Design system, start of the top module:
module system
  #(parameter WIDTH = 24)
   (input aclk,
    input aresetn,
    input [WIDTH-1:0] s_axis_tdata,
    input s_axis_tvalid,
    output s_axis_tready,
    input s_axis_tlast,
    input [3:0] s_axis_tuser,
    output [2*WIDTH-1:0] m_axis_tdata,
    output m_axis_tvalid,
    input m_axis_tready,
    output m_axis_tlast,
    output [3:0] m_axis_tuser);
    localparam SEED = 7'b1011101;
    wire [WIDTH-1:0] s2e_tdata;
    wire s2e_tvalid;
    wire s2e_tready;
    wire s2e_tlast;
    wire [3:0] s2e_tuser;
    scrambler #(.WIDTH(WIDTH), .SEED(SEED)) scrambler_i(
        .aclk(aclk),
        .aresetn(aresetn),
        .s_axis_tdata(s_axis_tdata),
        .s_axis_tvalid(s_axis_tvalid),
        .s_axis_tready(s_axis_tready),
        .s_axis_tuser(s_axis_tuser),
        .s_axis_tlast(s_axis_tlast),
        .m_axis_tdata(s2e_tdata),
        .m_axis_tvalid(s2e_tvalid),
        .m_axis_tready(s2e_tready),
        .m_axis_tuser(s2e_tuser),
        .m_axis_tlast(s2e_tlast)
    );
    encoder #(.WIDTH(WIDTH)) encoder_i(
        .aclk(aclk),
        .aresetn(aresetn),
        .s_axis_tdata(s2e_tdata),
  ...
Size in the first run: roughly 97 flip-flops, about 88 I/O pins, about 6100 µm² of cells after synthesis.
Settings: LEC_CHECK=0, CAP_MARGIN=40, CORE_MARGIN=2, CORE_UTILIZATION=66, HOLD_SLACK_MARGIN=0.28, SLEW_MARGIN=20; clock period 1.67 ns.
run.sh (not shown) runs the stock make flow with config.mk's settings and CLKGATE_MAP_FILE=.
The first run died in global routing (5_1_grt).
Edit:
- CAP_MARGIN: 40 -> 0
- CTS_CLUSTER_DIAMETER: unset -> 30
- HOLD_SLACK_MARGIN: 0.28 -> unset
- SETUP_SLACK_MARGIN: unset -> 0.67
- clock period: 1.67 -> 2.34 ns (I/O delays scaled with it)
With this change the flow finished clean.
Synthesized cell count stays the same.
Die size does not change.
Area after synthesis is unchanged.
Edit:
- ABC_AREA: unset -> 1
- CAP_MARGIN: 0 -> 20
- CORE_UTILIZATION: 66 -> 64
- CTS_CLUSTER_DIAMETER: 30 -> unset
- SETUP_SLACK_MARGIN: 0.67 -> unset
- clock period: 2.34 -> 2.62 ns (I/O delays scaled with it)
=>
- The changed run finished clean
- setup slack got worse by 0.0049 ns
- routed wire length goes down by 19%
- clock power drops by about 20%
- utilization fell by 12 points
- synthesized area rose by 1.5%
- flip-flop count is unchanged
- power goes down by 19%
- via count rose by 6.7%
Edit:
- CORE_UTILIZATION: 64 -> 66
- HOLD_SLACK_MARGIN: unset -> 0.29
- clock period: 2.62 -> 1.81 ns (I/O delays scaled with it)
=> First-iteration DRC count rose by a quarter to a third; sequential cell count does not change; final area rose by a few percent; area after synthesis does not change.
Edit:
- CORE_UTILIZATION: 66 -> 68
- CTS_CLUSTER_SIZE: unset -> 40
- clock period: 1.81 -> 1.58 ns (I/O delays scaled with it)
The changed run aborted during clock tree synthesis (4_1_cts).
Area after synthesis does not change.
Die area decreases by 2.8%.
Synthesized cell count stays the same.
Edit:
- ABC_AREA: 1 -> unset
- CORE_UTILIZATION: 68 -> 70
- HOLD_SLACK_MARGIN: 0.29 -> unset
- clock period: 1.58 -> 1.6 ns (I/O delays scaled with it)
What happened:
- The changed run did not get past clock tree synthesis (4_1_cts) (DPL-0038)
- area after synthesis drops by 1.5%
- die area decreases by 4.1%
- synthesized cell count is lower by 31%

---

The RTL this note starts from:
==> flow/design.v <==
`timescale 1ns / 1ps
module scrambler
 #(parameter WIDTH = 32,
   parameter SEED = 7'b1111111)
  (input aclk,
   input aresetn,
   input [WIDTH-1:0] s_axis_tdata,
   input [3:0] s_axis_tuser,
   input s_axis_tvalid,
   output s_axis_tready,
   input s_axis_tlast,
   output reg [WIDTH-1:0] m_axis_tdata,
   output reg [3:0] m_axis_tuser,
   output reg m_axis_tvalid,
   input m_axis_tready,
   output reg m_axis_tlast);
  localparam TAIL_MASK = {{7{1'b0}}, {(WIDTH-7){1'b1}}};
  wire axis_tready_int = m_axis_tready;
  assign s_axis_tready = axis_tready_int;
  wire m_handshake = m_axis_tvalid && axis_tready_int;
  wire s_handshake = s_axis_tvalid && axis_tready_int;
  reg [6:0] lfsr;
  wire [WIDTH-1:0] fb;
  genvar i;
  generate
    for (i = 0; i < WIDTH; i = i + 1) begin : gen_feedback
      if (i < 4)
        assign fb[i] = lfsr[i+3] ^ lfsr[i];
      else if (i < 7)
        assign fb[i] = lfsr[i] ^ fb[i-4];
      else
        assign fb[i] = fb[i-7] ^ fb[i-4];
    end
  endgenerate
  always @(posedge aclk)
    if (~aresetn) begin
      m_axis_tdata <= {WIDTH{1'b0}};
      m_axis_tuser <= 4'h0;
      m_axis_tlast <= 1'b0;
      m_axis_tvalid <= 1'b0;
    end
    else if (s_handshake) begin
      if (s_axis_tlast)
        m_axis_tdata <= (s_axis_tdata ^ fb) & TAIL_MASK;
      else
        m_axis_tdata <= s_axis_tdata ^ fb;
      m_axis_tuser <= s_axis_tuser;
      m_axis_tlast <= s_axis_tlast;
      m_axis_tvalid <= 1'b1;
    end
    else if (m_handshake)
      m_axis_tvalid <= 1'b0;
  always @(posedge aclk)
    if (~aresetn)
      lfsr <= SEED;
    else if (s_handshake)
      lfsr <= fb[WIDTH-1:WIDTH-7];
endmodule
`timescale 1ns / 1ps
module encoder
 #(parameter WIDTH = 24)
  (input aclk,
   input aresetn,
   input [WIDTH-1:0] s_axis_tdata,
   input [3:0] s_axis_tuser,
   input s_axis_tvalid,
   output s_axis_tready,
   input s_axis_tlast,
   output reg [2*WIDTH-1:0] m_axis_tdata,
   output reg [3:0] m_axis_tuser,
   output reg m_axis_tvalid,
   input m_axis_tready,
   output reg m_axis_tlast);
  localparam HISTSIZE = 6;
  wire axis_tready_int = m_axis_tready;
  assign s_axis_tready = axis_tready_int;
  wire m_handshake = m_axis_tvalid && axis_tready_int;
  wire s_handshake = s_axis_tvalid && axis_tready_int;
  reg [2*WIDTH-1:0] m_axis_tdata_int;
  wire [WIDTH-1:0] g0;
  wire [WIDTH-1:0] g1;
  wire [2*WIDTH-1:0] hr;
  wire [2*WIDTH-1:0] tfr;
  wire [2*WIDTH-1:0] ttr;
  reg [HISTSIZE-1:0] history;
  wire [WIDTH+HISTSIZE-1:0] operand = {s_axis_tdata, history};
  genvar i;
  generate
    for (i = 0; i < WIDTH; i = i + 1) begin : gen_poly
      assign g0[i] = operand[i+6] ^ operand[i+4] ^ operand[i+3] ^ operand[i+1] ^ operand[i];
      assign g1[i] = g0[i] ^ operand[i+5] ^ operand[i+1];
    end
    for (i = 0; i < 2*WIDTH-1; i = i + 2) begin : gen_half_rate
      assign hr[i]   = g0[i/2];
      assign hr[i+1] = g1[i/2];
    end
    for (i = 0; i < 3*WIDTH/2-2; i = i + 3) begin : gen_two_thirds
      assign ttr[i]   = g0[2*(i/3)];
      assign ttr[i+1] = g1[2*(i/3)];
      assign ttr[i+2] = g0[2*(i/3)+1];
    end
    for (i = 0; i < 4*WIDTH/3-3; i = i + 4) begin : gen_three_fourths
      assign tfr[i]   = g0[i-i/4];
      assign tfr[i+1] = g1[i-i/4];
      assign tfr[i+2] = g0[i-i/4+1];
      assign tfr[i+3] = g1[i-i/4+2];
    end
  endgenerate
  assign ttr[2*WIDTH-1:3*WIDTH/2] = 0;
  assign tfr[2*WIDTH-1:4*WIDTH/3] = 0;
  always @*
    case (s_axis_tuser)
      4'b1111, 4'b0111, 4'b1011, 4'b0011:
        m_axis_tdata_int = tfr;
      4'b0001:
        m_axis_tdata_int = ttr;
      default:
        m_axis_tdata_int = hr;
    endcase
  always @(posedge aclk)
    if (~aresetn) begin
      m_axis_tdata <= {2*WIDTH{1'b0}};
      m_axis_tuser <= 4'h0;
      m_axis_tlast <= 1'b0;
      m_axis_tvalid <= 1'b0;
    end
    else if (s_handshake) begin
      m_axis_tdata <= m_axis_tdata_int;
      m_axis_tuser <= s_axis_tuser;
      m_axis_tlast <= s_axis_tlast;
      m_axis_tvalid <= 1'b1;
    end
    else if (m_handshake)
      m_axis_tvalid <= 1'b0;
  always @(posedge aclk)
    if (~aresetn)
      history <= {HISTSIZE{1'b0}};
    else if (s_handshake)
      history <= s_axis_tdata[WIDTH-1:WIDTH-HISTSIZE];
endmodule
`timescale 1ns / 1ps
module system
  #(parameter WIDTH = 24)
   (input aclk,
    input aresetn,
    input [WIDTH-1:0] s_axis_tdata,
    input s_axis_tvalid,
    output s_axis_tready,
    input s_axis_tlast,
    input [3:0] s_axis_tuser,
    output [2*WIDTH-1:0] m_axis_tdata,
    output m_axis_tvalid,
    input m_axis_tready,
    output m_axis_tlast,
    output [3:0] m_axis_tuser);
    localparam SEED = 7'b1011101;
    wire [WIDTH-1:0] s2e_tdata;
    wire s2e_tvalid;
    wire s2e_tready;
    wire s2e_tlast;
    wire [3:0] s2e_tuser;
    scrambler #(.WIDTH(WIDTH), .SEED(SEED)) scrambler_i(
        .aclk(aclk),
        .aresetn(aresetn),
        .s_axis_tdata(s_axis_tdata),
        .s_axis_tvalid(s_axis_tvalid),
        .s_axis_tready(s_axis_tready),
        .s_axis_tuser(s_axis_tuser),
        .s_axis_tlast(s_axis_tlast),
        .m_axis_tdata(s2e_tdata),
        .m_axis_tvalid(s2e_tvalid),
        .m_axis_tready(s2e_tready),
        .m_axis_tuser(s2e_tuser),
        .m_axis_tlast(s2e_tlast)
    );
    encoder #(.WIDTH(WIDTH)) encoder_i(
        .aclk(aclk),
        .aresetn(aresetn),
        .s_axis_tdata(s2e_tdata),
        .s_axis_tvalid(s2e_tvalid),
        .s_axis_tready(s2e_tready),
        .s_axis_tuser(s2e_tuser),
        .s_axis_tlast(s2e_tlast),
        .m_axis_tdata(m_axis_tdata),
        .m_axis_tvalid(m_axis_tvalid),
        .m_axis_tready(m_axis_tready),
        .m_axis_tuser(m_axis_tuser),
        .m_axis_tlast(m_axis_tlast)
    );
endmodule
==> flow/config.mk <==
export PLATFORM = sky130hd
export DESIGN_NAME = system
export DESIGN_NICKNAME = system
export VERILOG_FILES = /design/flow/design.v
export SDC_FILE = /design/flow/constraint.sdc
export NUM_CORES = 4
export LEC_CHECK = 0
export CAP_MARGIN = 15
export CELL_PAD_IN_SITES_DETAIL_PLACEMENT = 2
export CORE_MARGIN = 4
export CORE_UTILIZATION = 40
export HOLD_SLACK_MARGIN = 0.01
export MIN_ROUTING_LAYER = met2
export SLEW_MARGIN = 20
==> flow/constraint.sdc <==
create_clock -name core_clock -period 4.0 [get_ports {aclk}]
set_input_delay 0.8000 -clock core_clock [delete_from_list [all_inputs] [get_ports {aclk}]]
set_output_delay 0.8000 -clock core_clock [all_outputs]
set_load 0.01 [all_outputs]
The first run produced a clean layout.
Rerun with:
==> flow/config.mk (replaced) <==
export PLATFORM = sky130hd
export DESIGN_NAME = system
export DESIGN_NICKNAME = system
export VERILOG_FILES = /design/flow/design.v
export SDC_FILE = /design/flow/constraint.sdc
export NUM_CORES = 4
export LEC_CHECK = 0
export CAP_MARGIN = 20
export CORE_MARGIN = 2
export CORE_UTILIZATION = 40
export SLEW_MARGIN = 20
The new run completed with no timing, DRC or antenna violations.
Design area shrinks by 0.64%.
Combinational power shrinks by about 10%.
Worst hold slack degrades by 9.2 ps.
Power shrinks by 9.5%.
Synthesized cell count is unchanged.
Worst setup slack improves by 160 ps.
Rerun with:
--- a/flow/config.mk
+++ b/flow/config.mk
@@ -6,5 +6,6 @@
 export NUM_CORES = 4
 export LEC_CHECK = 0
-export CAP_MARGIN = 20
+export CAP_MARGIN = 15
+export CELL_PAD_IN_SITES_DETAIL_PLACEMENT = 2
 export CORE_MARGIN = 2
 export CORE_UTILIZATION = 40
What happened: Area after synthesis stays the same. Worst hold slack gains 12 ps. Clock power grows by 2.4%. Via count goes up by 4.3%. Die size does not change. Sequential share of layout area hardly moves. Cell area hardly moves. Wire length increases by 30%. Setup slack loses 24 ps. Non-clock buffer count is unchanged. Global-route usage increases by 6.4 points.
Rerun with:
--- a/flow/config.mk
+++ b/flow/config.mk
@@ -6,7 +6,6 @@
 export NUM_CORES = 4
 export LEC_CHECK = 0
-export CAP_MARGIN = 15
-export CELL_PAD_IN_SITES_DETAIL_PLACEMENT = 2
+export CAP_MARGIN = 20
 export CORE_MARGIN = 2
-export CORE_UTILIZATION = 40
+export CORE_UTILIZATION = 69
 export SLEW_MARGIN = 20
==> flow/constraint.sdc (replaced) <==
create_clock -name core_clock -period 2.78 [get_ports {aclk}]
set_input_delay 0.5560 -clock core_clock [delete_from_list [all_inputs] [get_ports {aclk}]]
set_output_delay 0.5560 -clock core_clock [all_outputs]
set_load 0.01 [all_outputs]
=> Non-clock buffer count rises by 9. Design area came out lower by 1.7%. Count of clock-buffer cells in the layout fell by 2. Cell count fell by 8.0%. Clock power is higher by 6.0%. Via count shrinks by 0.67%. Synthesized cell count is unchanged. Power rose by 30%. Wire length drops by 26%.
Power and IR drop assume default switching activity.
